File: flow/run.sh
#!/bin/bash
# the make line also repeats each setting of config.mk as NAME=value (left out here)
make -C /OpenROAD-flow-scripts/flow DESIGN_CONFIG=/design/flow/config.mk WORK_HOME=/design/flow/orfs CLKGATE_MAP_FILE= finish
File: flow/config.mk
export PLATFORM = sky130hd
export DESIGN_NAME = Buzzer
export DESIGN_NICKNAME = Buzzer
export VERILOG_FILES = /design/flow/design.v
export SDC_FILE = /design/flow/constraint.sdc
export NUM_CORES = 4
export LEC_CHECK = 0
export ABC_AREA = 1
export CAP_MARGIN = 20
export CELL_PAD_IN_SITES_GLOBAL_PLACEMENT = 0
export CORE_MARGIN = 6
export CORE_UTILIZATION = 70
export CTS_CLUSTER_DIAMETER = 349
export CTS_CLUSTER_SIZE = 44
export GPL_TIMING_DRIVEN = 1
export HOLD_SLACK_MARGIN = 0.05
export MAX_ROUTING_LAYER = met4
export SETUP_SLACK_MARGIN = -0.12
export SLEW_MARGIN = 15
File: flow/design.v
module APB_BDMAC(input wire clk,rst_n,
             input wire PWRITE,PSEL,
             input wire Bref,Sref,
             input wire PENABLE,
             input wire[31:0] PWRDATA,PADDR,
             output reg[31:0] PRDDATA,
             output reg[31:0] BRstAddr,SRstAddr,
             output reg[1:0] SPri,
             output reg isCyl,BisPlaying,Bstop,SisPlaying);
    reg[31:0] PADDR_Reg;
    reg WriteEnb;
    always @(posedge clk or negedge rst_n) begin
        if(!rst_n)begin
            PADDR_Reg  <= 32'b0;
            WriteEnb   <=     0;
            BRstAddr   <= 32'b0;
            SRstAddr   <= 32'b0;
            SPri       <=  2'b0;
            isCyl      <=     0;
            BisPlaying <=     0;
            Bstop      <=     0;
            SisPlaying <=     0;
        end
        else begin
            PADDR_Reg  <= PADDR;
            WriteEnb   <= PSEL&PWRITE;
            if(WriteEnb&PENABLE)begin
                case(PADDR_Reg[3:0])
                    4'h0:begin
                        BRstAddr <= PWRDATA;
                    end
                    4'h4:begin
                        {isCyl,BisPlaying,Bstop} <= PWRDATA[2:0];
                    end
                    4'h8:begin
                        SRstAddr <= PWRDATA;
                    end
                    4'hc:begin
                        {SPri,SisPlaying} <= PWRDATA[2:0];
                    end
                endcase
            end
            if(Bref)begin
                BisPlaying <= isCyl;
            end
            if(Sref)begin
                SisPlaying <= 1'b0;
            end
        end
    end
    always @(*) begin
        case(PADDR_Reg[3:0])
            4'h0:begin
                PRDDATA <= BRstAddr;
            end
            4'h4:begin
                PRDDATA <= {29'b0,isCyl,BisPlaying,Bstop};
            end
            4'h8:begin
                PRDDATA <= SRstAddr;
            end
            4'hc:begin
                PRDDATA <= {29'b0,SPri,SisPlaying};
            end
            default:begin
                PRDDATA <= 32'b0;
            end
        endcase
    end
endmodule
module BuzzerCtr(input wire clk,rst_n,
                 input wire isPlaying,BeatFinish,BReady,stop,
                 input wire[15:0] Buf,
                 output reg AddrCntRstn,AddrCntEn,
                 output reg BeatCntRstn,BeatCntEn,
                 output reg TunePWMRstn,
                 output wire TunePWMEn,
                 output reg BDMAstart,BDMARstn,BDMAAddrSel,fetch,
                 output reg refr);
    parameter S0       = 3'b000;
    parameter ReadNMov = 3'b001;
    parameter PLAY     = 3'b010;
    parameter STOP     = 3'b011;
    parameter STAY     = 3'b100;
    parameter MOVE     = 3'b101;
    reg[2:0] curr_state,next_state;
    always @(posedge clk or negedge rst_n) begin
        if(!rst_n)begin
            curr_state <= S0;
        end
        else begin
            curr_state <= next_state;
        end
    end
    always @(*) begin
        case(curr_state)
            S0:begin
                if(isPlaying)begin
                    next_state = ReadNMov;
                    AddrCntRstn = 0;
                    AddrCntEn   = 0;
                    BeatCntRstn = 0;
                    BeatCntEn   = 0;
                    TunePWMRstn = 0;
                    BDMAstart   = 1;
                    BDMARstn    = 1;
                    BDMAAddrSel = 0;
                    fetch       = 0;
                    refr         = 0;
                end
                else begin
                    next_state = S0;
                    AddrCntRstn = 0;
                    AddrCntEn   = 0;
                    BeatCntRstn = 0;
                    BeatCntEn   = 0;
                    TunePWMRstn = 0;
                    BDMAstart   = 0;
                    BDMARstn    = 0;
                    BDMAAddrSel = 0;
                    fetch       = 0;
                    refr         = 0;
                end
            end
            ReadNMov:begin
                if(isPlaying)begin
                    if(BReady)begin
                        next_state = PLAY;
                        AddrCntRstn = 1;
                        AddrCntEn   = 0;
                        BeatCntRstn = 0;
                        BeatCntEn   = 0;
                        TunePWMRstn = 0;
                        BDMAstart   = 0;
                        BDMARstn    = 1;
                        BDMAAddrSel = 1;
                        fetch       = 1;
                        refr         = 0;
                    end
                    else begin
                        next_state = ReadNMov;
                        AddrCntRstn = 1;
                        AddrCntEn   = 0;
                        BeatCntRstn = 0;
                        BeatCntEn   = 0;
                        TunePWMRstn = 0;
                        BDMAstart   = 0;
                        BDMARstn    = 1;
                        BDMAAddrSel = 0;
                        fetch       = 0;
                        refr         = 0;
                    end
                end
                else begin
                    next_state = S0;
                    AddrCntRstn = 0;
                    AddrCntEn   = 0;
                    BeatCntRstn = 0;
                    BeatCntEn   = 0;
                    TunePWMRstn = 0;
                    BDMAstart   = 0;
                    BDMARstn    = 0;
                    BDMAAddrSel = 0;
                    fetch       = 0;
                    refr         = 0;
                end
            end
            PLAY:begin
                if(isPlaying)begin
                    if(!stop)begin
                        if(BeatFinish)begin
                            next_state = STAY;
                            AddrCntRstn = 1;
                            AddrCntEn   = 0;
                            BeatCntRstn = 0;
                            BeatCntEn   = 0;
                            TunePWMRstn = 0;
                            BDMAstart   = 0;
                            BDMARstn    = 1;
                            BDMAAddrSel = 1;
                            fetch       = 0;
                            refr         = 0;
                        end
                        else begin
                            next_state = PLAY;
                            AddrCntRstn = 1;
                            AddrCntEn   = 0;
                            BeatCntRstn = 1;
                            BeatCntEn   = 1;
                            TunePWMRstn = 1;
                            BDMAstart   = 0;
                            BDMARstn    = 1;
                            BDMAAddrSel = 1;
                            fetch       = 0;
                            refr         = 0;
                        end
                    end
                    else begin
                        next_state = STOP;
                        AddrCntRstn = 1;
                        AddrCntEn   = 0;
                        BeatCntRstn = 1;
                        BeatCntEn   = 0;
                        TunePWMRstn = 1;
                        BDMAstart   = 0;
                        BDMARstn    = 1;
                        BDMAAddrSel = 1;
                        fetch       = 0;
                        refr         = 0;
                    end
                end
                else begin
                    next_state = S0;
                    AddrCntRstn = 0;
                    AddrCntEn   = 0;
                    BeatCntRstn = 0;
                    BeatCntEn   = 0;
                    TunePWMRstn = 0;
                    BDMAstart   = 0;
                    BDMARstn    = 0;
                    BDMAAddrSel = 0;
                    fetch       = 0;
                    refr         = 0;
                end
            end
            STOP:begin
                if(isPlaying)begin
                    if(stop)begin
                        next_state = STOP;
                        AddrCntRstn = 1;
                        AddrCntEn   = 0;
                        BeatCntRstn = 1;
                        BeatCntEn   = 0;
                        TunePWMRstn = 1;
                        BDMAstart   = 0;
                        BDMARstn    = 1;
                        BDMAAddrSel = 1;
                        fetch       = 0;
                        refr         = 0;
                    end
                    else begin
                        next_state = PLAY;
                        AddrCntRstn = 1;
                        AddrCntEn   = 0;
                        BeatCntRstn = 1;
                        BeatCntEn   = 0;
                        TunePWMRstn = 1;
                        BDMAstart   = 0;
                        BDMARstn    = 1;
                        BDMAAddrSel = 1;
                        fetch       = 0;
                        refr         = 0;
                    end
                end
                else begin
                    next_state = S0;
                    AddrCntRstn = 0;
                    AddrCntEn   = 0;
                    BeatCntRstn = 0;
                    BeatCntEn   = 0;
                    TunePWMRstn = 0;
                    BDMAstart   = 0;
                    BDMARstn    = 0;
                    BDMAAddrSel = 0;
                    fetch       = 0;
                    refr         = 0;
                end
            end
            STAY:begin
                if(isPlaying)begin
                    if(BReady)begin
                        if(|Buf)begin
                            next_state = MOVE;
                            AddrCntRstn = 1;
                            AddrCntEn   = 1;
                            BeatCntRstn = 0;
                            BeatCntEn   = 0;
                            TunePWMRstn = 0;
                            BDMAstart   = 0;
                            BDMARstn    = 1;
                            BDMAAddrSel = 1;
                            fetch       = 0;
                            refr         = 0;
                        end
                        else begin
                            next_state = S0;
                            AddrCntRstn = 0;
                            AddrCntEn   = 0;
                            BeatCntRstn = 0;
                            BeatCntEn   = 0;
                            TunePWMRstn = 0;
                            BDMAstart   = 0;
                            BDMARstn    = 0;
                            BDMAAddrSel = 1;
                            fetch       = 0;
                            refr         = 1;
                        end
                    end
                    else begin
                        next_state = STAY;
                        AddrCntRstn = 1;
                        AddrCntEn   = 0;
                        BeatCntRstn = 0;
                        BeatCntEn   = 0;
                        TunePWMRstn = 0;
                        BDMAstart   = 0;
                        BDMARstn    = 1;
                        BDMAAddrSel = 1;
                        fetch       = 0;
                        refr         = 0;
                    end
                end
                else begin
                    next_state = S0;
                    AddrCntRstn = 0;
                    AddrCntEn   = 0;
                    BeatCntRstn = 0;
                    BeatCntEn   = 0;
                    TunePWMRstn = 0;
                    BDMAstart   = 0;
                    BDMARstn    = 0;
                    BDMAAddrSel = 0;
                    fetch       = 0;
                    refr         = 0;
                end
            end
            MOVE:begin
                if(isPlaying)begin
                    next_state = PLAY;
                    AddrCntRstn = 1;
                    AddrCntEn   = 0;
                    BeatCntRstn = 0;
                    BeatCntEn   = 0;
                    TunePWMRstn = 0;
                    BDMAstart   = 0;
                    BDMARstn    = 1;
                    BDMAAddrSel = 1;
                    fetch       = 1;
                    refr         = 0;
                end
                else begin
                    next_state = S0;
                    AddrCntRstn = 0;
                    AddrCntEn   = 0;
                    BeatCntRstn = 0;
                    BeatCntEn   = 0;
                    TunePWMRstn = 0;
                    BDMAstart   = 0;
                    BDMARstn    = 1;
                    BDMAAddrSel = 0;
                    fetch       = 0;
                    refr         = 0;
                end
            end
            default:begin
                next_state = S0;
                AddrCntRstn = 0;
                AddrCntEn   = 0;
                BeatCntRstn = 0;
                BeatCntEn   = 0;
                TunePWMRstn = 0;
                BDMAstart   = 0;
                BDMARstn    = 0;
                BDMAAddrSel = 0;
                fetch       = 0;
                refr         = 0;
            end
        endcase
    end
    assign TunePWMEn = BeatCntEn;
endmodule
module BDMA(input wire clk,rst_n,start,fetch,
            input wire[31:0] Addr,
            input wire HREADY,
            input wire[31:0] HRDATA,
            output wire BReady,
            output reg[1:0] HTRANS,
            output reg[15:0] Buf,
            output reg[31:0] HADDR);
    parameter S0        = 2'b00;
    parameter AddrPhase = 2'b01;
    parameter DataPhase = 2'b10;
    parameter ready     = 2'b11;
    reg[1:0] curr_state,next_state;
    always @(posedge clk) begin
        if(!rst_n)begin
            curr_state <= S0;
            Buf <= 16'b0;
            HADDR <= 32'b0;
        end
        else begin
            curr_state <= next_state;
            HADDR <= Addr;
            if((next_state == ready)&(curr_state == DataPhase))begin
                case(HADDR[1])
                    1'b0: Buf <= HRDATA[15:0];
                    1'b1: Buf <= HRDATA[31:16];
                    default: Buf <= HRDATA[15:0];
                endcase
            end
        end
    end
    always @(*) begin
        case(curr_state)
            S0:begin
                if(start)begin
                    next_state = AddrPhase;
                    HTRANS = 2'b00;
                end
                else begin
                    next_state = S0;
                    HTRANS = 2'b00;
                end
            end
            AddrPhase:begin
                if(HREADY)begin
                    next_state = DataPhase;
                    HTRANS = 2'b10;
                end
                else begin
                    next_state = AddrPhase;
                    HTRANS = 2'b10;
                end
            end
            DataPhase:begin
                if(HREADY)begin
                    next_state = ready;
                    HTRANS = 2'b00;
                end
                else begin
                    next_state = DataPhase;
                    HTRANS = 2'b00;
                end
            end
            ready:begin
                if(fetch)begin
                    next_state = AddrPhase;
                    HTRANS = 2'b00;
                end
                else begin
                    next_state = ready;
                    HTRANS = 2'b00;
                end
            end
            default:begin
                next_state = S0;
                HTRANS = 2'b00;
            end
        endcase
    end
    assign BReady = (curr_state == ready);
endmodule
module AddrCnt(input wire clk,rst_n,en,
               input wire[31:0] rstAddr,
               output reg[31:0] Addr,
               output wire[31:0] NextAddr);
    always @(posedge clk) begin
        if(!rst_n)begin
            Addr <= rstAddr;
        end
        else if(en)begin
            Addr <= NextAddr;
        end
    end
    assign NextAddr = Addr+2'b10;
endmodule
module BeatCnt(input wire clk,rst_n,en,
               input wire[27:0] BeatCntParameter,
               output wire BeatFinish);
    reg[27:0] cnt;
    always @(posedge clk) begin
        if(!rst_n)begin
            cnt <= 28'b0;
        end
        else if(en)begin
            cnt <= cnt+1'b1;
        end
    end
    assign BeatFinish = (cnt == BeatCntParameter);
endmodule
module BeatDecoder #(parameter isSim = 0) (input wire[3:0] beat,
                   input wire bpm,
                   output reg[27:0] BeatCntParameter);
    localparam BeatCntParameter_00 = isSim? 28'd100_000_0 : 28'd100_000_000;  
    localparam BeatCntParameter_02 = isSim?  28'd50_000_0 :  28'd50_000_000;  
    localparam BeatCntParameter_04 = isSim?  28'd25_000_0 :  28'd25_000_000;  
    localparam BeatCntParameter_08 = isSim?  28'd12_500_0 :  28'd12_500_000;  
    localparam BeatCntParameter_16 = isSim?   28'd6_250_0 :   28'd6_250_000;  
    localparam BeatCntParameter_32 = isSim?   28'd3_125_0 :   28'd3_125_000;  
    localparam BeatCntParameter_64 = isSim?   28'd1_562_5 :   28'd1_562_500;  
    always @(beat,bpm) begin
        case(beat)
            4'h0: BeatCntParameter = bpm? BeatCntParameter_00*2 : BeatCntParameter_00;
            4'h1: BeatCntParameter = bpm? BeatCntParameter_02*2 : BeatCntParameter_02;
            4'h2: BeatCntParameter = bpm? BeatCntParameter_04*2 : BeatCntParameter_04;
            4'h3: BeatCntParameter = bpm? BeatCntParameter_08*2 : BeatCntParameter_08;
            4'h4: BeatCntParameter = bpm? BeatCntParameter_16*2 : BeatCntParameter_16;
            4'h5: BeatCntParameter = bpm? BeatCntParameter_32*2 : BeatCntParameter_32;
            4'h6: BeatCntParameter = bpm? BeatCntParameter_64*2 : BeatCntParameter_64;
            default: BeatCntParameter = 28'b0;
        endcase
    end
endmodule
module TuneDecoder(input wire[7:0] tune,
                   output reg[19:0] TunePWMParameter);
    localparam TunePWMParameter_do = 20'h2EA9B; 
    localparam TunePWMParameter_ri = 20'h29902; 
    localparam TunePWMParameter_mi = 20'h25093; 
    localparam TunePWMParameter_fa = 20'h22F50; 
    localparam TunePWMParameter_so = 20'h1F23F; 
    localparam TunePWMParameter_la = 20'h1BBE4; 
    localparam TunePWMParameter_xi = 20'h18B73; 
    localparam TunePWMParameter_Do = 20'h1753B; 
    localparam TunePWMParameter_Ri = 20'h14C8F; 
    localparam TunePWMParameter_Mi = 20'h1283E; 
    localparam TunePWMParameter_Fa = 20'h11B44; 
    localparam TunePWMParameter_So = 20'hF920;  
    localparam TunePWMParameter_La = 20'hDDF2;  
    localparam TunePWMParameter_Xi = 20'hC5BA;  
    localparam TunePWMParameter_DO = 20'hBAA2;  
    localparam TunePWMParameter_RI = 20'hA644;  
    localparam TunePWMParameter_MI = 20'h9422;  
    localparam TunePWMParameter_FA = 20'h8BD2;  
    localparam TunePWMParameter_SO = 20'h7C90;  
    localparam TunePWMParameter_LA = 20'h6EF9;  
    localparam TunePWMParameter_XI = 20'h62DE;  
    localparam TunePWMParameter_ST = 20'h0;  
    always @(tune) begin
        case (tune)
            8'h11: TunePWMParameter = TunePWMParameter_do;
            8'h12: TunePWMParameter = TunePWMParameter_ri;
            8'h13: TunePWMParameter = TunePWMParameter_mi;
            8'h14: TunePWMParameter = TunePWMParameter_fa;
            8'h15: TunePWMParameter = TunePWMParameter_so;
            8'h16: TunePWMParameter = TunePWMParameter_la;
            8'h17: TunePWMParameter = TunePWMParameter_xi;
            8'h21: TunePWMParameter = TunePWMParameter_Do;
            8'h22: TunePWMParameter = TunePWMParameter_Ri;
            8'h23: TunePWMParameter = TunePWMParameter_Mi;
            8'h24: TunePWMParameter = TunePWMParameter_Fa;
            8'h25: TunePWMParameter = TunePWMParameter_So;
            8'h26: TunePWMParameter = TunePWMParameter_La;
            8'h27: TunePWMParameter = TunePWMParameter_Xi;       
            8'h31: TunePWMParameter = TunePWMParameter_DO;
            8'h32: TunePWMParameter = TunePWMParameter_RI;
            8'h33: TunePWMParameter = TunePWMParameter_MI;
            8'h34: TunePWMParameter = TunePWMParameter_FA;
            8'h35: TunePWMParameter = TunePWMParameter_SO;
            8'h36: TunePWMParameter = TunePWMParameter_LA;
            8'h37: TunePWMParameter = TunePWMParameter_XI;
            8'h40: TunePWMParameter = TunePWMParameter_ST;
            default:TunePWMParameter = 20'd0; 
        endcase 
    end
endmodule
module TunePWM(input wire clk,rst_n,en,
               input wire[19:0] PWMParameter,
               input wire[1:0] loudness,
               output reg PWM);
    reg[19:0] cnt,PWMDuty;
    always @(posedge clk or negedge rst_n) begin
        if(!rst_n)begin
            cnt <= 20'd0;
            PWM <= 1'b1;
        end
        else begin
            if (en) begin
                if (cnt == PWMParameter) begin
                    cnt <= 20'd0;
                    PWM <= 1'b1;
                end else begin
                    if (cnt == PWMDuty) begin
                        PWM <= ~PWM;
                    end else begin
                        PWM <= PWM;
                    end
                    cnt <= cnt + 1'b1;
                end           
            end else begin
                cnt <= cnt;
                PWM <= PWM;
            end
        end
    end
    always @(loudness,PWMParameter) begin
        case(loudness)
            2'b00: PWMDuty = PWMParameter >> 3;
            2'b01: PWMDuty = PWMParameter >> 2;
            2'b10: PWMDuty = PWMParameter >> 2 + PWMParameter >> 3;
            2'b11: PWMDuty = PWMParameter >> 1;
            default: PWMDuty = PWMParameter >> 1;
        endcase
    end
endmodule
module Buzzer #(parameter isSim = 1,parameter isAHB = 0) (input wire clk,rst_n,
              output wire[31:0] BDMAC_RDATA,
              output wire       BDMAC_READYOUT,
              output wire[1:0]  BDMAC_RESP,
              input wire        BDMAC_SEL,
			  input wire        BDMAC_READY,
              input wire[31:0]  BDMAC_ADDR,
              input wire[1:0]   BDMAC_TRANS,
              input wire        BDMAC_WRITE,
              input wire[31:0]  BDMAC_WDATA,
              output wire[31:0] SBDMA_HADDR,
              output wire[1:0]  SBDMA_HTRANS,
              output wire       SBDMA_HWRITE,
              input wire[31:0]  SBDMA_HRDATA,
              input wire        SBDMA_HREADY,
              output wire[31:0] BBDMA_HADDR,
              output wire[1:0]  BBDMA_HTRANS,
              output wire       BBDMA_HWRITE,
              input wire[31:0]  BBDMA_HRDATA,
              input wire        BBDMA_HREADY,
              output wire PWM);
	wire[31:0] BRstAddr,SRstAddr;
	wire[1:0] SPri;
	wire isCyl,BisPlaying,Bstop,SisPlaying;
	wire ref_BGM,ref_Sound;
	APB_BDMAC APB_BDMAC(
		.clk              (clk),
		.rst_n            (rst_n),
		.PWRITE           (BDMAC_WRITE),
		.PSEL             (BDMAC_SEL),
		.Bref             (ref_BGM),
		.Sref             (ref_Sound),
		.PENABLE          (BDMAC_TRANS[0]),
		.PWRDATA          (BDMAC_WDATA),
		.PADDR            (BDMAC_ADDR),
		.PRDDATA          (BDMAC_RDATA),
		.BRstAddr         (BRstAddr),
		.SRstAddr         (SRstAddr),
		.SPri             (SPri),
		.isCyl            (isCyl),
		.BisPlaying       (BisPlaying),
		.Bstop            (Bstop),
		.SisPlaying       (SisPlaying)
	);
	assign BDMAC_READYOUT = 1'b1;
	assign BDMAC_RESP     = 2'b00;
	assign SBDMA_HWRITE   = 1'b0;
	assign BBDMA_HWRITE   = 1'b0;
	wire BeatFinish_BGM,BReady_BGM;
	wire AddrCntRstn_BGM,AddrCntEn_BGM;
	wire BeatCntRstn_BGM,BeatCntEn_BGM;
	wire TunePWMRstn_BGM,TunePWMEn_BGM;
	wire BDMAstart_BGM,BDMARstn_BGM,BDMAAddrSel_BGM,fetch_BGM;
	wire PWM_BGM;
	wire[15:0] Buf_BGM;
	wire[31:0] BDMAAddr_BGM,Addr_BGM,NextAddr_BGM;
	wire[27:0] BeatCntParameter_BGM;
	wire[19:0] TunePWMParameter_BGM;
	reg[15:0] SoundReg_BGM;
    BuzzerCtr BuzzerCtr_BGM(
		.clk              (clk),
		.rst_n            (rst_n),
		.isPlaying        (BisPlaying),
		.BeatFinish       (BeatFinish_BGM),
		.BReady           (BReady_BGM),
		.stop             (Bstop),
		.Buf              (Buf_BGM),
		.AddrCntRstn      (AddrCntRstn_BGM),
		.AddrCntEn        (AddrCntEn_BGM),
		.BeatCntRstn      (BeatCntRstn_BGM),
		.BeatCntEn        (BeatCntEn_BGM),
		.TunePWMRstn      (TunePWMRstn_BGM),
		.TunePWMEn        (TunePWMEn_BGM),
		.BDMAstart        (BDMAstart_BGM),
		.BDMARstn         (BDMARstn_BGM),
		.BDMAAddrSel      (BDMAAddrSel_BGM),
		.fetch            (fetch_BGM),
		.refr             (ref_BGM)
    );
    BDMA BDMA_BGM(
		.clk              (clk),
		.rst_n            (BDMARstn_BGM&rst_n),
		.start            (BDMAstart_BGM),
		.fetch            (fetch_BGM),
		.Addr             (BDMAAddr_BGM),
		.HREADY           (BBDMA_HREADY),
		.HRDATA           (BBDMA_HRDATA),
		.BReady           (BReady_BGM),
		.HTRANS           (BBDMA_HTRANS),
		.Buf              (Buf_BGM),
		.HADDR            (BBDMA_HADDR)
    );
    AddrCnt AddrCnt_BGM(
		.clk              (clk),
		.rst_n            (AddrCntRstn_BGM&rst_n),
		.en               (AddrCntEn_BGM),
		.rstAddr          (BRstAddr),
		.Addr             (Addr_BGM),
		.NextAddr         (NextAddr_BGM)
    );
    BeatCnt BeatCnt_BGM(
		.clk              (clk),
		.rst_n            (BeatCntRstn_BGM&rst_n),
		.en               (BeatCntEn_BGM),
		.BeatCntParameter (BeatCntParameter_BGM),
		.BeatFinish       (BeatFinish_BGM)
    );
    BeatDecoder #(isSim) BeatDecoder_BGM(
		.beat             (SoundReg_BGM[11:8]),
		.bpm              (1'b1),
		.BeatCntParameter (BeatCntParameter_BGM)
    );
    TuneDecoder TuneDecoder_BGM(
		.tune             (SoundReg_BGM[7:0]),
		.TunePWMParameter (TunePWMParameter_BGM)
    );
    TunePWM TunePWM_BGM(
        .clk              (clk),
		.rst_n            (TunePWMRstn_BGM&rst_n),
		.en               (TunePWMEn_BGM),
		.PWMParameter     (TunePWMParameter_BGM),
		.loudness         (2'b11),
		.PWM              (PWM_BGM)
    );
	always @(posedge clk or negedge rst_n)begin
		if(!rst_n)begin
			SoundReg_BGM <= 16'b0;
		end
		else if(fetch_BGM)begin
			SoundReg_BGM <= Buf_BGM;
		end
	end
	assign BDMAAddr_BGM = BDMAAddrSel_BGM?NextAddr_BGM:Addr_BGM;
	wire BeatFinish_Sound,BReady_Sound;
	wire AddrCntRstn_Sound,AddrCntEn_Sound;
	wire BeatCntRstn_Sound,BeatCntEn_Sound;
	wire TunePWMRstn_Sound,TunePWMEn_Sound;
	wire BDMAstart_Sound,BDMARstn_Sound,BDMAAddrSel_Sound,fetch_Sound;
	wire PWM_Sound;
	wire[15:0] Buf_Sound;
	wire[31:0] BDMAAddr_Sound,Addr_Sound,NextAddr_Sound;
	wire[27:0] BeatCntParameter_Sound;
	wire[19:0] TunePWMParameter_Sound;
	reg[15:0] SoundReg_Sound;
    BuzzerCtr BuzzerCtr_Sound(
		.clk              (clk),
		.rst_n            (rst_n),
		.isPlaying        (SisPlaying),
		.BeatFinish       (BeatFinish_Sound),
		.BReady           (BReady_Sound),
		.stop             (1'b0),
		.Buf              (Buf_Sound),
		.AddrCntRstn      (AddrCntRstn_Sound),
		.AddrCntEn        (AddrCntEn_Sound),
		.BeatCntRstn      (BeatCntRstn_Sound),
		.BeatCntEn        (BeatCntEn_Sound),
		.TunePWMRstn      (TunePWMRstn_Sound),
		.TunePWMEn        (TunePWMEn_Sound),
		.BDMAstart        (BDMAstart_Sound),
		.BDMARstn         (BDMARstn_Sound),
		.BDMAAddrSel      (BDMAAddrSel_Sound),
		.fetch            (fetch_Sound),
		.refr             (ref_Sound)
    );
    BDMA BDMA_Sound(
		.clk              (clk),
		.rst_n            (BDMARstn_Sound&rst_n),
		.start            (BDMAstart_Sound),
		.fetch            (fetch_Sound),
		.Addr             (BDMAAddr_Sound),
		.HREADY           (SBDMA_HREADY),
		.HRDATA           (SBDMA_HRDATA),
		.BReady           (BReady_Sound),
		.HTRANS           (SBDMA_HTRANS),
		.Buf              (Buf_Sound),
		.HADDR            (SBDMA_HADDR)
    );
    AddrCnt AddrCnt_Sound(
		.clk              (clk),
		.rst_n            (AddrCntRstn_Sound&rst_n),
		.en               (AddrCntEn_Sound),
		.rstAddr          (SRstAddr),
		.Addr             (Addr_Sound),
		.NextAddr         (NextAddr_Sound)
    );
    BeatCnt BeatCnt_Sound(
		.clk              (clk),
		.rst_n            (BeatCntRstn_Sound&rst_n),
		.en               (BeatCntEn_Sound),
		.BeatCntParameter (BeatCntParameter_Sound),
		.BeatFinish       (BeatFinish_Sound)
    );
    BeatDecoder #(isSim) BeatDecoder_Sound(
		.beat             (SoundReg_Sound[11:8]),
		.bpm              (1'b0),
		.BeatCntParameter (BeatCntParameter_Sound)
    );
    TuneDecoder TuneDecoder_Sound(
		.tune             (SoundReg_Sound[7:0]),
		.TunePWMParameter (TunePWMParameter_Sound)
    );
    TunePWM TunePWM_Sound(
        .clk              (clk),
		.rst_n            (TunePWMRstn_Sound&rst_n),
		.en               (TunePWMEn_Sound),
		.PWMParameter     (TunePWMParameter_Sound),
		.loudness         (2'b11),
		.PWM              (PWM_Sound)
    );
	always @(posedge clk or negedge rst_n)begin
		if(!rst_n)begin
			SoundReg_Sound <= 16'b0;
		end
		else if(fetch_Sound)begin
			SoundReg_Sound <= Buf_Sound;
		end
	end
	assign BDMAAddr_Sound = BDMAAddrSel_Sound?NextAddr_Sound:Addr_Sound;
	assign PWM = SisPlaying?PWM_Sound:PWM_BGM;
endmodule
File: flow/constraint.sdc
create_clock -name core_clock -period 1.33 [get_ports {clk}]
set_input_delay 0.2660 -clock core_clock [delete_from_list [all_inputs] [get_ports {clk}]]
set_output_delay 0.2660 -clock core_clock [all_outputs]
set_load 0.01 [all_outputs]
==> flow_summary.toml, run 1 <==
# implementation run metrics
[synth]
synth-edff-count = 64
synthTopCellsByArea = "dfrtp_1 (17%), nand2_1 (16%), dfxtp_1 (15%)"
synth_top_area_share_pct = 17.3
synth_seq_share_pct = 41.8
top_area_cell = "dfrtp_1"
ys_warn_count = 9
synthAdderAreaFrac_pct = 0.351
synth_area_mm2 = 0.0214
yosys_area_mm2 = 0.0214
yosys-top-cells-count = "nand2_1 (894), inv_1 (381), nor2_1 (321)"
ys_sh_simple_pct = 31.2
ff_type = "dfxtp_1"
yosys_cells = 3050
netlist_instances = 3050
synth_cell_types = 56
synthAoiAreaFrac_pct = 11.4
ys_sh_xor_pct = 6.07
mux_share_pct = 0.0469
ys_ff = 376
avgSynthCellArea_um2 = 7.00
async_reset_ff_share_pct = 40.4
top_logic_kind = "simple AND/OR/NAND/NOR gates"
synth.most_common_cell = "nand2_1"

[floorplan]
core_area_mm2 = 0.0298
die_x_um = 187
die_area_mm2 = 0.0348
rows = 63
die_y_um = 187
initCoreUtil_pct = 71.7
top_level_ports = 243

[place]
portBuffers = 205
gp_congestion = 1.12

[outcome]
status = "stopped before the end"
stop_stage = "3_5_place_dp"
firstError = "Error: detail_place.tcl, 38 bad optional access"
per-stage QoR:
stage	instance area, um^2	hold WS, ns	cells	worst slack, ns	total power, mW
floorplan	22500	-0.0296	3055	-0.857	14.8
global placement	29400	0.314	4184	-1.01	17.0
==> inputs of run 2 (changes only) <==
ABC_AREA = unset   (was 1)
CELL_PAD_IN_SITES_GLOBAL_PLACEMENT = unset   (was 0)
CORE_MARGIN = 2   (was 6)
CORE_UTILIZATION = 40   (was 70)
CTS_CLUSTER_DIAMETER = 239   (was 349)
CTS_CLUSTER_SIZE = unset   (was 44)
GPL_ROUTABILITY_DRIVEN = 0   (was unset)
GPL_TIMING_DRIVEN = unset   (was 1)
HOLD_SLACK_MARGIN = unset   (was 0.05)
MAX_ROUTING_LAYER = unset   (was met4)
SETUP_SLACK_MARGIN = unset   (was -0.12)
SLEW_MARGIN = 20   (was 15)
clock period = 10.0 ns   (was 1.33 ns; I/O delays follow)
==> run 2 against run 1 <==
Effect of this change:
- now clean on timing, DRC and antenna
- area after synthesis shrank 1.1%
- synthesized cell count shrank 24%
- die area grew 57%
==> flow_summary.toml, run 2 <==
# generated from flow reports
[power_and_ir_drop]
switchingPower_mw = 1.04
power.share.clock_pct = 41.8
power_mw = 3.91
p_leak_nw = 9.39
powerSeq_mw = 1.86
p_seq_share_pct = 47.6
intPower_mw = 2.88
p_comb_mw = 0.416
switching_share_pct = 26.5
clock_power_mw = 1.64
power_leader = "sequential cells"
pwr-share-comb_pct = 10.6
ir_worst_vdd_v = 0.000109
powerDensity_mw_per_mm2 = 156

[synth]
synth_top_area_share_pct = 17.5
ys_sh_simple_pct = 22.0
ys_warn_count = 9
synth_cell_types = 92
synthTopCellsByArea = "dfrtp_1 (18%), dfxtp_1 (15%), edfxtp_1 (9.1%)"
ff_type = "dfxtp_1"
synth.most_common_cell = "nor2_1"
synthAoiAreaFrac_pct = 13.6
avgSynthCellArea_um2 = 9.15
synthAdderAreaFrac_pct = 0.355
top_area_cell = "dfrtp_1"
synth_seq_share_pct = 42.3
async_reset_ff_share_pct = 40.4
yosys_area_mm2 = 0.0211
mux_share_pct = 7.49
ys_sh_xor_pct = 10.2
yosys_cells = 2308
top_logic_kind = "simple AND/OR/NAND/NOR gates"
netlist_instances = 2308
synth_area_mm2 = 0.0211
ys_ff = 376
synth-edff-count = 64
yosys-top-cells-count = "nor2_1 (258), nand2_1 (196), dfxtp_1 (160)"

[sta]
finalCritPeriodShare_pct = 47.5
holdWs_ns = 0.482
setup_violations = 0
tightest_slew_ns = 1.03
worst_slack_ns = 5.25
maxSlewHeadroom_pct = 31.0
fin_tns_setup_ns = 0
hold_violations = 0
rsz0062_at_grt = "false"
fin_crit_ns = 4.75
clock.fmax_mhz = 210
finalClockSkew_ns = 0.0265
drv_slew = 0

[place]
dpl_cell_area_mm2 = 0.0236
dpl.hpwl_um = 40700
post-place-ws_ns = 5.69
portBuffers = 205
placed_cells = 3059

[cts]
clock-root-buffer = "clkbuf_16"
cts.path.max_buffers = 3
cts.htree.levels = 2
clk_latency_ns = 0.59
clk_pin_slew_worst_paths_ns = 0.06
cts-resized-gates = 0
cts_buffers = 44
clock_sinks = 376
cts_tree = "built"
hold_buffers = 0
cts_setup_buffers = 0

[worst_setup_path]
critPathKind = "reg -> out"
cp_cell_sequence = "or2_2 > nor3b_2 > buf_4 > a22o_1 > clkdlybuf4s50_1"
crit_buf_inv = 2
endpoint_kind = "output port"
cp-endpoint = "BDMAC_RDATA[29]"
slowest_stage = "clkdlybuf4s50_1"
critPathTopFamily = "buffers and inverters"
worstPathArrival_ns = 2.75
r2r_setup_slack_ns = 5.79
critPathLaunchType = "flop"
crit_path_start = "APB_BDMAC.PADDR_Reg[1]"
crit_path_max_fanout = 30
cp.required_ns = 8.00
slowest_delay_ns = 0.64
reg2reg_depth = 9
r2r-start = "SoundReg_Sound[4]"
cp.depth = 5
r2r-end = "TunePWM_Sound.cnt[13]"

[route]
drt-initial-drc-count = 1592
wirelength_um = 58000
post_drt_wl_per_cell_um = 18.5
vias_per_cell = 5.64
routed-via-count = 17700
drtPass1Iterations = 7
drcViolationCount = 0
ant_nets = 0

[grt]
grt_pass1_wl_um = 91300
grtUsageTotal_pct = 20.8
grt_pass1_vias = 17000
grt_max_degree = 65
antenna_found_initial = 9
grt_overflow = 0

[job]
timing.max_cap.violations = 0
tool_warnings = 56

[floorplan]
top_level_ports = 243
die_area_mm2 = 0.0547
initCoreUtil_pct = 40.4
rows = 84
die_x_um = 234
core_area_mm2 = 0.0523
die_y_um = 234

[final_layout]
nets = 2560
fin_area_mm2 = 0.0251
final-instance-count-excl-fill = 3142
area_growth_pct = 18.6
post-route-util_pct = 47.9

[hold_path]
holdPathEnd = "BDMA_BGM.HADDR[0]"
min_from = "AddrCnt_BGM.Addr[0]"
hold_depth = 2
hp-class = "reg -> reg"

[outcome]
status = "finished clean"
run 2: cell type report:
type | instances | area (um^2)
diodes | 1 | 2.50
clock buffers | 59 | 1280
clock inverters | 23 | 214
fillers | 4972 | 27300
inverters | 36 | 135
multi-input cells | 1732 | 11400
flip-flops and latches | 376 | 8930
well taps | 688 | 861
repair buffers | 227 | 2210
run 2: routing by layer:
layer  track usage, %  routed length (um)
met4             7.65                2020
met3             6.18                4350
met5                0                  96
met1             26.5               24800
met2             33.4               26800
==> inputs of run 3 (changes only) <==
ABC_AREA = 1   (was unset)
CELL_PAD_IN_SITES_GLOBAL_PLACEMENT = 0   (was unset)
CORE_UTILIZATION = 72   (was 40)
CTS_CLUSTER_DIAMETER = unset   (was 239)
CTS_CLUSTER_SIZE = 72   (was unset)
GPL_ROUTABILITY_DRIVEN = unset   (was 0)
GPL_TIMING_DRIVEN = 1   (was unset)
HOLD_SLACK_MARGIN = 0.05   (was unset)
MAX_ROUTING_LAYER = met4   (was unset)
PLACE_DENSITY_LB_ADDON = 0.06   (was unset)
SLEW_MARGIN = 15   (was 20)
clock period = 2.98 ns   (was 10.0 ns; I/O delays follow)
==> run 3 against run 2 <==
Effect of this change:
- synthesized cell count increased by 32%
- area after synthesis increased by 1.1%
- the run now fails in 5_1_grt
- die area decreased by 43%
==> flow_summary.toml, run 3 <==
# implementation run metrics
[synth]
ff_type = "dfxtp_1"
ys_ff = 376
yosys_cells = 3050
yosys_area_mm2 = 0.0214
netlist_instances = 3050
synthAoiAreaFrac_pct = 11.4
synth_area_mm2 = 0.0214
synth_top_area_share_pct = 17.3
ys_warn_count = 9
mux_share_pct = 0.0469
synth.most_common_cell = "nand2_1"
avgSynthCellArea_um2 = 7.00
synth_cell_types = 56
ys_sh_xor_pct = 6.07
synthAdderAreaFrac_pct = 0.351
ys_sh_simple_pct = 31.2
async_reset_ff_share_pct = 40.4
yosys-top-cells-count = "nand2_1 (894), inv_1 (381), nor2_1 (321)"
top_area_cell = "dfrtp_1"
top_logic_kind = "simple AND/OR/NAND/NOR gates"
synth-edff-count = 64
synth_seq_share_pct = 41.8
synthTopCellsByArea = "dfrtp_1 (17%), nand2_1 (16%), dfxtp_1 (15%)"

[floorplan]
die_y_um = 176
die_area_mm2 = 0.0311
initCoreUtil_pct = 72.6
die_x_um = 176
core_area_mm2 = 0.0294
top_level_ports = 243
rows = 63

[outcome]
stop_stage = "5_1_grt"
status = "stopped before the end"

[cts]
cts_buffers = 39
cts.htree.levels = 2
cts_setup_buffers = 0
cts.path.max_buffers = 3
clock_sinks = 376
clock-root-buffer = "clkbuf_16"

[place]
gp_congestion = 0.989
dpl_cell_area_mm2 = 0.0238
post-place-ws_ns = 0.113
dpl.hpwl_um = 46800
portBuffers = 205
[run 3: repair_timing]
action	CTS
setup endpoints to repair	45
pin swaps	0
hold endpoints to repair	17
resized	49
hold buffers	1
[run 3: metrics by stage]
stage / hold slack [ns] / setup TNS [ns] / std cells / total power, mW
floorplan: 0.300 / 0 / 3055 / 6.48
global placement: 0.450 / 0 / 3591 / 6.95
detailed placement: 0.452 / 0 / 3591 / 7.05
CTS: 0.465 / -0.125 / 3663 / 12.1
==> inputs of run 4 (changes only) <==
ABC_AREA = 0   (was 1)
CAP_MARGIN = 10   (was 20)
CELL_PAD_IN_SITES_DETAIL_PLACEMENT = 1   (was unset)
CELL_PAD_IN_SITES_GLOBAL_PLACEMENT = 3   (was 0)
CORE_MARGIN = 7   (was 2)
CORE_UTILIZATION = 46   (was 72)
CTS_CLUSTER_DIAMETER = 292   (was unset)
CTS_CLUSTER_SIZE = 90   (was 72)
MAX_ROUTING_LAYER = met5   (was met4)
PLACE_DENSITY_LB_ADDON = 0.0   (was 0.06)
SETUP_SLACK_MARGIN = 1.02   (was unset)
SLEW_MARGIN = 5   (was 15)
clock period = 7.6 ns   (was 2.98 ns; I/O delays follow)
==> run 4 against run 3 <==
Effect of this change:
- the run fails in 3_3_place_gp
- area after synthesis down 1.1%
- die area up 68%
- synthesized cell count down 24%
==> flow_summary.toml, run 4 <==
# implementation run metrics
[synth]
synth-edff-count = 64
synthTopCellsByArea = "dfrtp_1 (18%), dfxtp_1 (15%), edfxtp_1 (9.1%)"
mux_share_pct = 7.49
avgSynthCellArea_um2 = 9.15
yosys-top-cells-count = "nor2_1 (258), nand2_1 (196), dfxtp_1 (160)"
yosys_area_mm2 = 0.0211
yosys_cells = 2308
ff_type = "dfxtp_1"
netlist_instances = 2308
ys_ff = 376
ys_sh_xor_pct = 10.2
ys_warn_count = 9
async_reset_ff_share_pct = 40.4
synth_seq_share_pct = 42.3
synth_area_mm2 = 0.0211
synth.most_common_cell = "nor2_1"
top_area_cell = "dfrtp_1"
synthAdderAreaFrac_pct = 0.355
ys_sh_simple_pct = 22.0
synth_top_area_share_pct = 17.5
top_logic_kind = "simple AND/OR/NAND/NOR gates"
synth_cell_types = 92
synthAoiAreaFrac_pct = 13.6

[outcome]
firstError = "[ERROR FLW-0024] Place density exceeds 1.0 (current PLACE_DENSITY_LB_ADDON =  0.0). Please check if the value of  PLACE_DENSITY_LB_ADDON is between 0 and 0.99."
status = "stopped before the end"
stop_stage = "3_3_place_gp"

[floorplan]
die_x_um = 228
initCoreUtil_pct = 46.5
die_area_mm2 = 0.0521
top_level_ports = 243
rows = 78
core_area_mm2 = 0.0454
die_y_um = 228
==> inputs of run 5 (changes only) <==
ABC_AREA = unset   (was 0)
CAP_MARGIN = 20   (was 10)
CELL_PAD_IN_SITES_DETAIL_PLACEMENT = unset   (was 1)
CELL_PAD_IN_SITES_GLOBAL_PLACEMENT = unset   (was 3)
CORE_MARGIN = 2   (was 7)
CORE_UTILIZATION = 70   (was 46)
CTS_CLUSTER_DIAMETER = unset   (was 292)
CTS_CLUSTER_SIZE = unset   (was 90)
GPL_TIMING_DRIVEN = unset   (was 1)
HOLD_SLACK_MARGIN = unset   (was 0.05)
MAX_ROUTING_LAYER = unset   (was met5)
PLACE_DENSITY_LB_ADDON = unset   (was 0.0)
SETUP_SLACK_MARGIN = -0.08   (was 1.02)
SLEW_MARGIN = 20   (was 5)
clock period = 8.75 ns   (was 7.6 ns; I/O delays follow)
==> run 5 against run 4 <==
Effect of this change:
- now clean on timing, DRC and antenna
- area after synthesis is the same
- synthesized cell count stayed put
- die area is 39% lower
==> flow_summary.toml, run 5 <==
# generated from flow reports
[sta]
hold_violations = 0
clock.fmax_mhz = 198
finalCritPeriodShare_pct = 57.8
setup_violations = 0
maxSlewHeadroom_pct = 27.0
drv_slew = 0
finalClockSkew_ns = 0.0272
fin_crit_ns = 5.06
holdWs_ns = 0.475
worst_slack_ns = 3.69
tightest_slew_ns = 1.08
rsz0062_at_grt = "false"
fin_tns_setup_ns = 0

[route]
drtPass1Iterations = 9
routed-via-count = 19700
vias_per_cell = 6.94
wirelength_um = 67100
drt-initial-drc-count = 2638
post_drt_wl_per_cell_um = 23.7
ant_nets = 0
drcViolationCount = 0

[cts]
cts_setup_buffers = 0
clock_sinks = 376
cts.path.max_buffers = 3
cts.htree.levels = 2
clock-root-buffer = "clkbuf_16"
clk_latency_ns = 0.56
clk_pin_slew_worst_paths_ns = 0.06
hold_buffers = 0
cts-resized-gates = 0
cts_buffers = 39
cts_tree = "built"

[synth]
synth_top_area_share_pct = 17.5
netlist_instances = 2308
synthAdderAreaFrac_pct = 0.355
ys_sh_simple_pct = 22.0
synth_seq_share_pct = 42.3
synth-edff-count = 64
synth_cell_types = 92
top_logic_kind = "simple AND/OR/NAND/NOR gates"
ff_type = "dfxtp_1"
yosys_area_mm2 = 0.0211
top_area_cell = "dfrtp_1"
async_reset_ff_share_pct = 40.4
yosys_cells = 2308
mux_share_pct = 7.49
synthAoiAreaFrac_pct = 13.6
avgSynthCellArea_um2 = 9.15
yosys-top-cells-count = "nor2_1 (258), nand2_1 (196), dfxtp_1 (160)"
synthTopCellsByArea = "dfrtp_1 (18%), dfxtp_1 (15%), edfxtp_1 (9.1%)"
synth.most_common_cell = "nor2_1"
ys_sh_xor_pct = 10.2
ys_ff = 376
ys_warn_count = 9
synth_area_mm2 = 0.0211

[grt]
grt_pass1_wl_um = 104000
antenna_found_initial = 5
grtUsageTotal_pct = 41.5
grt_max_degree = 72
grt_overflow = 0
grt_pass1_vias = 19200

[worst_setup_path]
r2r-end = "TunePWM_Sound.cnt[7]"
r2r_setup_slack_ns = 4.34
crit_path_max_fanout = 21
endpoint_kind = "output port"
crit_path_start = "APB_BDMAC.PADDR_Reg[1]"
critPathTopFamily = "simple AND/OR/NAND/NOR gates"
r2r-start = "SoundReg_Sound[5]"
cp.required_ns = 7.00
critPathLaunchType = "flop"
slowest_stage = "nor3b_2"
worstPathArrival_ns = 3.31
cp.depth = 5
cp-endpoint = "BDMAC_RDATA[20]"
crit_buf_inv = 2
cp_cell_sequence = "or2_2 > nor3b_2 > buf_4 > a22o_1 > clkdlybuf4s50_1"
critPathKind = "reg -> out"
reg2reg_depth = 9
slowest_delay_ns = 0.70

[power_and_ir_drop]
power_leader = "sequential cells"
switching_share_pct = 28.5
switchingPower_mw = 1.26
pwr-share-comb_pct = 11.9
p_comb_mw = 0.524
powerSeq_mw = 2.16
power_mw = 4.41
ir_worst_vdd_v = 0.000197
power.share.clock_pct = 39.3
intPower_mw = 3.15
p_seq_share_pct = 48.9
clock_power_mw = 1.73
p_leak_nw = 9.24
powerDensity_mw_per_mm2 = 180

[place]
gp_congestion = 0.935
dpl.hpwl_um = 40100
placed_cells = 2759
portBuffers = 205
post-place-ws_ns = 4.01
dpl_cell_area_mm2 = 0.0232

[final_layout]
area_growth_pct = 15.9
fin_area_mm2 = 0.0245
post-route-util_pct = 82.6
final-instance-count-excl-fill = 2835
nets = 2553

[floorplan]
top_level_ports = 243
rows = 63
initCoreUtil_pct = 71.3
die_x_um = 178
core_area_mm2 = 0.0296
die_y_um = 178
die_area_mm2 = 0.0316

[job]
timing.max_cap.violations = 0
tool_warnings = 58

[outcome]
status = "finished clean"

[hold_path]
holdPathEnd = "TunePWM_Sound.PWM"
min_from = "TunePWM_Sound.PWM"
hold_depth = 2
hp-class = "reg -> reg"
-- run 5: metal layers --
metal	vias to the layer above	wire length, um	global-route usage [%]
met5	-	23	0
met4	4	4880	23.7
met3	426	6240	7.65
met2	1480	32100	70.7
met1	9308	23800	49.4
li1	8450	-	-
-- run 5: area by class of cell --
class / instances / area, um^2
inverters: 36 / 135
fillers: 1609 / 5160
flip-flops and latches: 376 / 8930
multi-input cells: 1732 / 11400
repair buffers: 225 / 2200
well taps: 390 / 488
clock inverters: 15 / 170
clock buffers: 57 / 1110
diodes: 4 / 10.0
==> inputs of run 6 (changes only) <==
ABC_AREA = 1   (was unset)
CELL_PAD_IN_SITES_DETAIL_PLACEMENT = 1   (was unset)
CELL_PAD_IN_SITES_GLOBAL_PLACEMENT = 0   (was unset)
CORE_MARGIN = 5   (was 2)
CORE_UTILIZATION = 46   (was 70)
CTS_CLUSTER_SIZE = 90   (was unset)
GPL_TIMING_DRIVEN = 1   (was unset)
HOLD_SLACK_MARGIN = 0.05   (was unset)
MAX_ROUTING_LAYER = met4   (was unset)
PLACE_DENSITY_LB_ADDON = 0.06   (was unset)
SETUP_SLACK_MARGIN = 1.02   (was -0.08)
SLEW_MARGIN = 15   (was 20)
clock period = 3.66 ns   (was 8.75 ns; I/O delays follow)
==> run 6 against run 5 <==
Effect of this change:
- synthesized cell count increased by 32%
- sequential power is 120% higher
- clock-buffer cell count did not move
- cell area increased by 9.4%
- global-route usage down 11 points
- still clean
- critical path depth is 3 higher
- clock power rose to 2.7 times the previous value
- die area grew 61%
- highest routed layer is now met4
- first-iteration DRC count shrank 49%
- power rose by 140%
- sequential cell count stayed put
- area after synthesis rose by 1.1%
==> flow_summary.toml, run 6 <==
# generated from flow reports
[outcome]
status = "finished clean"

[final_layout]
post-route-util_pct = 57.9
area_growth_pct = 25.4
fin_area_mm2 = 0.0268
nets = 3443
final-instance-count-excl-fill = 3949

[worst_setup_path]
slowest_delay_ns = 0.38
crit_buf_inv = 4
endpoint_kind = "output port"
cp.required_ns = 2.93
cp_cell_sequence = "nor2_2 > inv_2 > nor3_4 > buf_6 > buf_8 > nand2_1 > o21ai_1 > clkdlybuf4s15_2"
crit_path_start = "APB_BDMAC.PADDR_Reg[0]"
reg2reg_depth = 11
r2r-end = "AddrCnt_Sound.Addr[29]"
r2r-start = "AddrCnt_Sound.Addr[1]"
critPathTopFamily = "buffers and inverters"
cp-endpoint = "BDMAC_RDATA[28]"
slowest_stage = "dfrtp_1"
worstPathArrival_ns = 2.21
cp.depth = 8
critPathLaunchType = "flop"
r2r_setup_slack_ns = 1.04
critPathKind = "reg -> out"
crit_path_max_fanout = 6

[sta]
clock.fmax_mhz = 340
tightest_slew_ns = 0.839
fin_tns_setup_ns = 0
worst_slack_ns = 0.720
rsz0062_at_grt = "true"
maxSlewHeadroom_pct = 43.5
finalCritPeriodShare_pct = 80.3
holdWs_ns = 0.467
hold_violations = 0
fin_crit_ns = 2.94
drv_slew = 0
finalClockSkew_ns = 0.0462
setup_violations = 0

[cts]
clock_sinks = 376
cts.path.max_buffers = 3
cts_buffers = 43
clk_latency_ns = 0.61
cts_tree = "built"
cts.htree.levels = 2
clock-root-buffer = "clkbuf_16"
clk_pin_slew_worst_paths_ns = 0.06

[power_and_ir_drop]
clock_power_mw = 4.73
power_mw = 10.5
power_leader = "sequential cells"
intPower_mw = 7.72
pwr-share-comb_pct = 9.6
powerSeq_mw = 4.81
p_comb_mw = 1.01
p_seq_share_pct = 45.6
power.share.clock_pct = 44.8
powerDensity_mw_per_mm2 = 394
ir_worst_vdd_v = 0.000408
switchingPower_mw = 2.82
p_leak_nw = 12.0
switching_share_pct = 26.8

[grt]
grt_overflow = 0
antenna_found_initial = 7
grt_pass1_wl_um = 122000
grt_max_degree = 65
grtUsageTotal_pct = 30.5
grt_pass1_vias = 22700

[floorplan]
rows = 79
core_area_mm2 = 0.0463
initCoreUtil_pct = 46.2
die_x_um = 225
top_level_ports = 243
die_y_um = 225
die_area_mm2 = 0.0508

[synth]
synth_seq_share_pct = 41.8
yosys_area_mm2 = 0.0214
top_logic_kind = "simple AND/OR/NAND/NOR gates"
synth_top_area_share_pct = 17.3
ys_warn_count = 9
netlist_instances = 3050
ys_sh_simple_pct = 31.2
yosys-top-cells-count = "nand2_1 (894), inv_1 (381), nor2_1 (321)"
ff_type = "dfxtp_1"
ys_ff = 376
synth.most_common_cell = "nand2_1"
yosys_cells = 3050
synth_cell_types = 56
synth_area_mm2 = 0.0214
synthAdderAreaFrac_pct = 0.351
async_reset_ff_share_pct = 40.4
synthTopCellsByArea = "dfrtp_1 (17%), nand2_1 (16%), dfxtp_1 (15%)"
synth-edff-count = 64
avgSynthCellArea_um2 = 7.00
mux_share_pct = 0.0469
synthAoiAreaFrac_pct = 11.4
ys_sh_xor_pct = 6.07
top_area_cell = "dfrtp_1"

[route]
post_drt_wl_per_cell_um = 20.2
wirelength_um = 79900
vias_per_cell = 5.50
drtPass1Iterations = 5
routed-via-count = 21700
ant_nets = 0
drcViolationCount = 0
drt-initial-drc-count = 1341

[place]
placed_cells = 3804
portBuffers = 205
dpl_cell_area_mm2 = 0.0240
dpl.hpwl_um = 56200
gp_congestion = 0.931
post-place-ws_ns = 0.601

[hold_path]
hold_depth = 2
hp-class = "reg -> reg"
min_from = "BDMA_Sound.Buf[9]"
holdPathEnd = "BDMA_Sound.Buf[9]"

[job]
timing.max_cap.violations = 0
tool_warnings = 58
run 6: final cells by class:
type                    instances  area (um^2)
fillers                      5879        19500
multi-input cells            2194        11200
flip-flops and latches        376         8940
repair buffers                290         2800
inverters                     393         1510
clock buffers                  57         1280
well taps                     607          759
clock inverters                23          273
diodes                          7         17.5
repair inverters                2         16.3
run 6: what timing repair did:
item | CTS | global route
setup endpoints to repair | 140 | 210
gates resized | 187 | 186
gates cloned | 7 | 6
pin swaps | 5 | 26
setup buffers | 18 | 26
hold endpoints to repair | 9 | 0
hold buffers | 1 | 0
run 6: layer usage:
| layer | GRT usage [%] | routed length [um] | vias up |
|---|---|---|---|
| met2 | 53.0 | 40600 | 523 |
| met3 | 4.94 | 3890 | 145 |
| met5 | - | 0 | - |
| li1 | - | - | 10300 |
| met1 | 36.1 | 32700 | 10700 |
| met4 | 9.96 | 2660 | 0 |
==> inputs of run 7 (changes only) <==
CELL_PAD_IN_SITES_DETAIL_PLACEMENT = unset   (was 1)
CELL_PAD_IN_SITES_GLOBAL_PLACEMENT = unset   (was 0)
CORE_MARGIN = 2   (was 5)
CORE_UTILIZATION = 20   (was 46)
CTS_CLUSTER_DIAMETER = 234   (was unset)
CTS_CLUSTER_SIZE = unset   (was 90)
GPL_TIMING_DRIVEN = unset   (was 1)
HOLD_SLACK_MARGIN = unset   (was 0.05)
PLACE_DENSITY = 0.82   (was unset)
PLACE_DENSITY_LB_ADDON = unset   (was 0.06)
SETUP_SLACK_MARGIN = 0.06   (was 1.02)
SLEW_MARGIN = 20   (was 15)
clock period = 3.11 ns   (was 3.66 ns; I/O delays follow)
==> run 7 against run 6 <==
Effect of this change:
- sequential cell count unchanged
- critical endpoint is now BDMAC_RDATA[16]
- critical path type unchanged
- die area increased by 120%
- worst setup slack got worse by 0.46 ns
- sequential share of layout area increased by 0.23 points
- global-route usage decreased by 18 points
- register-to-register slack got worse by 0.69 ns
- largest cell class unchanged
- via count decreased by 4.0%
==> flow_summary.toml, run 7 <==
# generated from flow reports
[outcome]
status = "finished clean"

[worst_setup_path]
cp_cell_sequence = "nor2_1 > inv_1 > nor3_2 > inv_2 > buf_6 > o21ai_1 > dlygate4sd2_1"
crit_buf_inv = 4
r2r-end = "BDMA_Sound.HADDR[31]"
r2r-start = "APB_BDMAC.SisPlaying"
critPathLaunchType = "flop"
slowest_delay_ns = 0.36
endpoint_kind = "output port"
r2r_setup_slack_ns = 0.35
worstPathArrival_ns = 2.23
crit_path_start = "APB_BDMAC.PADDR_Reg[1]"
reg2reg_depth = 10
crit_path_max_fanout = 26
slowest_stage = "dfrtp_1"
critPathTopFamily = "buffers and inverters"
critPathKind = "reg -> out"
cp-endpoint = "BDMAC_RDATA[16]"
cp.required_ns = 2.49
cp.depth = 7

[power_and_ir_drop]
switchingPower_mw = 3.07
powerSeq_mw = 5.63
intPower_mw = 8.55
power_leader = "sequential cells"
p_comb_mw = 1.09
p_leak_nw = 11.6
power.share.clock_pct = 42.2
ir_worst_vdd_v = 0.000384
switching_share_pct = 26.4
pwr-share-comb_pct = 9.4
p_seq_share_pct = 48.5
clock_power_mw = 4.90
powerDensity_mw_per_mm2 = 437

[cts]
clock_sinks = 376
cts_tree = "built"
cts_buffers = 39
clock-root-buffer = "clkbuf_16"
clk_pin_slew_worst_paths_ns = 0.06
clk_latency_ns = 0.57
cts.path.max_buffers = 3
cts.htree.levels = 2

[grt]
antenna_found_initial = 12
grt_overflow = 0
grt_pass1_wl_um = 109000
grt_max_degree = 61
grtUsageTotal_pct = 12.9
grt_pass1_vias = 19500

[hold_path]
holdPathEnd = "BeatCnt_BGM.cnt[27]"
min_from = "BeatCnt_BGM.cnt[27]"
hp-class = "reg -> reg"
hold_depth = 2

[route]
post_drt_wl_per_cell_um = 15.0
drcViolationCount = 0
drt-initial-drc-count = 1999
routed-via-count = 20800
ant_nets = 0
drtPass1Iterations = 6
wirelength_um = 70300
vias_per_cell = 4.45

[synth]
synth.most_common_cell = "nand2_1"
synth_seq_share_pct = 41.8
async_reset_ff_share_pct = 40.4
synth_area_mm2 = 0.0214
netlist_instances = 3050
synth_cell_types = 56
ys_sh_simple_pct = 31.2
ff_type = "dfxtp_1"
mux_share_pct = 0.0469
top_logic_kind = "simple AND/OR/NAND/NOR gates"
ys_warn_count = 9
synth_top_area_share_pct = 17.3
synth-edff-count = 64
yosys_area_mm2 = 0.0214
top_area_cell = "dfrtp_1"
synthAoiAreaFrac_pct = 11.4
yosys_cells = 3050
ys_sh_xor_pct = 6.07
yosys-top-cells-count = "nand2_1 (894), inv_1 (381), nor2_1 (321)"
synthTopCellsByArea = "dfrtp_1 (17%), nand2_1 (16%), dfxtp_1 (15%)"
avgSynthCellArea_um2 = 7.00
synthAdderAreaFrac_pct = 0.351
ys_ff = 376

[sta]
finalClockSkew_ns = 0.0139
tightest_slew_ns = 0.875
drv_slew = 0
finalCritPeriodShare_pct = 91.6
fin_tns_setup_ns = 0
holdWs_ns = 0.461
rsz0062_at_grt = "false"
fin_crit_ns = 2.85
clock.fmax_mhz = 351
setup_violations = 0
hold_violations = 0
maxSlewHeadroom_pct = 41.6

[job]
timing.max_cap.violations = 0
tool_warnings = 57

[final_layout]
nFillCells = 11500
fin_area_mm2 = 0.0266
area_growth_pct = 24.4
nets = 3393

[floorplan]
die_y_um = 331
initCoreUtil_pct = 20.2
die_area_mm2 = 0.109
rows = 119
die_x_um = 331
core_area_mm2 = 0.106
top_level_ports = 243

[place]
dpl.hpwl_um = 53700
dpl_cell_area_mm2 = 0.0251
gp_congestion = 0.951
portBuffers = 205
run 7: layout make-up:
type	instances	area (um^2)	area share, %
Timing Repair Buffer	251	2440	9.18
Inverter	393	1480	5.55
Antenna cell	11	27.5	0.104
Multi-Input combinational cell	2189	10600	40.0
Clock inverter	19	178	0.669
Sequential cell	376	8930	33.6
Tap cell	1391	1740	6.55
Clock buffer	52	1150	4.32
run 7: routing by layer:
layer / track usage, % / vias to the layer above / routed length, um
li1: - / 10200 / -
met1: 17.0 / 9692 / 31000
met3: 3.24 / 91 / 6810
met2: 19.7 / 859 / 30900
met5: - / - / 0
met4: 3.20 / 0 / 1510
run 7: what timing repair did:
item                       4_1_cts  5_1_grt
buffers inserted                 0        0
setup endpoints to repair       32       39
hold buffers                     1        0
hold endpoints to repair        19        0
gates resized                   52       12
run 7: stage by stage:
| stage | std cells | setup WS, ns | power [mW] | utilization (%) |
|---|---|---|---|---|
| floorplan | 3055 | 0.227 | 6.21 | - |
| global placement | 4599 | 0.263 | 6.75 | 23.8 |
| detailed placement | 4599 | 0.248 | 6.79 | 23.8 |
| CTS | 4671 | 0.0258 | 11.7 | 25.1 |
| global route | 4681 | 0.109 | 12.1 | 25.2 |
| finish | 4682 | 0.261 | 11.6 | 25.2 |
==> inputs of run 8 (changes only) <==
ABC_AREA = unset   (was 1)
CORE_UTILIZATION = 40   (was 20)
CTS_CLUSTER_DIAMETER = unset   (was 234)
MAX_ROUTING_LAYER = unset   (was met4)
PLACE_DENSITY = unset   (was 0.82)
SETUP_SLACK_MARGIN = 0.24   (was 0.06)
clock period = 4.76 ns   (was 3.11 ns; I/O delays follow)
==> run 8 against run 7 <==
Effect of this change:
- still clean on timing, DRC and antenna
- worst setup slack gained 0.52 ns
- die area fell by 50%
- critical path depth increased by 4
- combinational power shrank 21%
- first-iteration DRC count fell by 23%
- power is 30% lower
- sequential share of layout area increased by 2.0 points
- core utilization increased by 23 points
- clock-buffer cell count is 6 higher
- area after synthesis is 1.1% lower
- final cell count shrank 33%
==> flow_summary.toml, run 8 <==
# generated from flow reports
[floorplan]
die_x_um = 234
core_area_mm2 = 0.0523
die_y_um = 234
rows = 84
top_level_ports = 243
die_area_mm2 = 0.0547
initCoreUtil_pct = 40.4

[worst_setup_path]
crit_buf_inv = 2
r2r-start = "SoundReg_Sound[1]"
crit_top_cell = "buf_4"
cp_cell_sequence = "buf_4 > nor3b_1 > o21ai_0 > nand2_1 > xor2_1 > a2111oi_0 > nand4_1 > nor4_4 > buf_4 > or2b_1 > a2bb2oi_1"
cp-endpoint = "TunePWM_Sound.PWM"
reg2reg_depth = 11
r2r-end = "TunePWM_Sound.PWM"
crit_path_start = "SoundReg_Sound[1]"
worstPathArrival_ns = 4.48
cp.depth = 11
critPathLaunchType = "flop"
crit_path_max_fanout = 28
endpoint_kind = "flop"
slowest_stage = "dfrtp_1"
r2r_setup_slack_ns = 0.78
critPathKind = "reg -> reg"
cp.required_ns = 5.27
critPathTopFamily = "AND-OR/OR-AND gates"
slowest_delay_ns = 0.88

[synth]
mux_share_pct = 7.49
synth_area_mm2 = 0.0211
async_reset_ff_share_pct = 40.4
avgSynthCellArea_um2 = 9.15
ys_ff = 376
yosys_area_mm2 = 0.0211
top_logic_kind = "simple AND/OR/NAND/NOR gates"
synth-edff-count = 64
synthAdderAreaFrac_pct = 0.355
ff_type = "dfxtp_1"
top_area_cell = "dfrtp_1"
synthTopCellsByArea = "dfrtp_1 (18%), dfxtp_1 (15%), edfxtp_1 (9.1%)"
ys_sh_simple_pct = 22.0
synth_cell_types = 92
yosys_cells = 2308
netlist_instances = 2308
yosys-top-cells-count = "nor2_1 (258), nand2_1 (196), dfxtp_1 (160)"
synth_top_area_share_pct = 17.5
ys_sh_xor_pct = 10.2
synthAoiAreaFrac_pct = 13.6
synth.most_common_cell = "nor2_1"
synth_seq_share_pct = 42.3
ys_warn_count = 9

[sta]
maxSlewHeadroom_pct = 28.4
fin_tns_setup_ns = 0
finalCritPeriodShare_pct = 83.5
setup_violations = 0
worst_slack_ns = 0.785
fin_crit_ns = 3.98
rsz0062_at_grt = "false"
finalClockSkew_ns = 0.0199
clock.fmax_mhz = 252
drv_slew = 0
hold_violations = 0
tightest_slew_ns = 1.07

[power_and_ir_drop]
clock_power_mw = 3.34
power_leader = "sequential cells"
powerSeq_mw = 3.90
powerDensity_mw_per_mm2 = 323
switchingPower_mw = 2.15
p_comb_mw = 0.865
pwr-share-comb_pct = 10.7
p_leak_nw = 9.42
switching_share_pct = 26.5
intPower_mw = 5.96
ir_worst_vdd_v = 0.000294
p_seq_share_pct = 48.1
power.share.clock_pct = 41.2

[grt]
grt_max_degree = 65
grt_pass1_wl_um = 92900
grt_overflow = 0
antenna_found_initial = 8
grt_pass1_vias = 17100
grtUsageTotal_pct = 21.2

[place]
post-place-ws_ns = 0.929
portBuffers = 205
dpl_cell_area_mm2 = 0.0237
dpl.hpwl_um = 41900
gp_congestion = 0.888

[cts]
cts.path.max_buffers = 3
clock-root-buffer = "clkbuf_16"
cts_tree = "built"
clk_latency_ns = 0.59
hold_buffers = 0
cts-resized-gates = 0
cts_buffers = 43
clock_sinks = 376
cts.htree.levels = 2
clk_pin_slew_worst_paths_ns = 0.06
cts_setup_buffers = 0

[job]
tool_warnings = 56
timing.max_cap.violations = 0

[final_layout]
flop_area_mm2 = 0.00893
area_growth_pct = 18.8
comb_area_mm2 = 0.0114
nFillCells = 4968
fin_area_mm2 = 0.0251
nets = 2571

[route]
drcViolationCount = 0
wirelength_um = 58500
drt-initial-drc-count = 1531
drtPass1Iterations = 5
ant_nets = 0
post_drt_wl_per_cell_um = 18.6
routed-via-count = 17600
vias_per_cell = 5.57

[outcome]
status = "finished clean"

[hold_path]
hp-class = "in -> async"
[run 8: metrics by stage]
step | instances | total power [mW] | util (%) | hold slack (ns)
after global placement | 3071 | 4.81 | 45.2 | 0.459
after global routing | 3151 | 8.47 | 48.0 | 0.367
after floorplan | 2313 | 4.39 | - | 0.439
final | 3153 | 8.11 | 48.0 | 0.360
after detailed placement | 3071 | 4.83 | 45.2 | 0.463
after CTS | 3151 | 8.21 | 47.9 | 0.351
[run 8: layout make-up]
class | count | area share (%)
diodes | 2 | 0.0199
clock buffers | 58 | 5.00
clock inverters | 22 | 0.743
inverters | 36 | 0.538
multi-input cells | 1732 | 45.5
flip-flops and latches | 376 | 35.6
well taps | 688 | 3.43
repair buffers | 239 | 9.23
[run 8: metal layers]
layer	routed length, um	part of all wire (%)	global-route usage (%)
met5	91	0.16	0
met4	1700	2.9	6.78
met3	4230	7.2	5.96
met2	27200	47	34.3
met1	25200	43	27.5
Power and IR drop assume default switching activity.
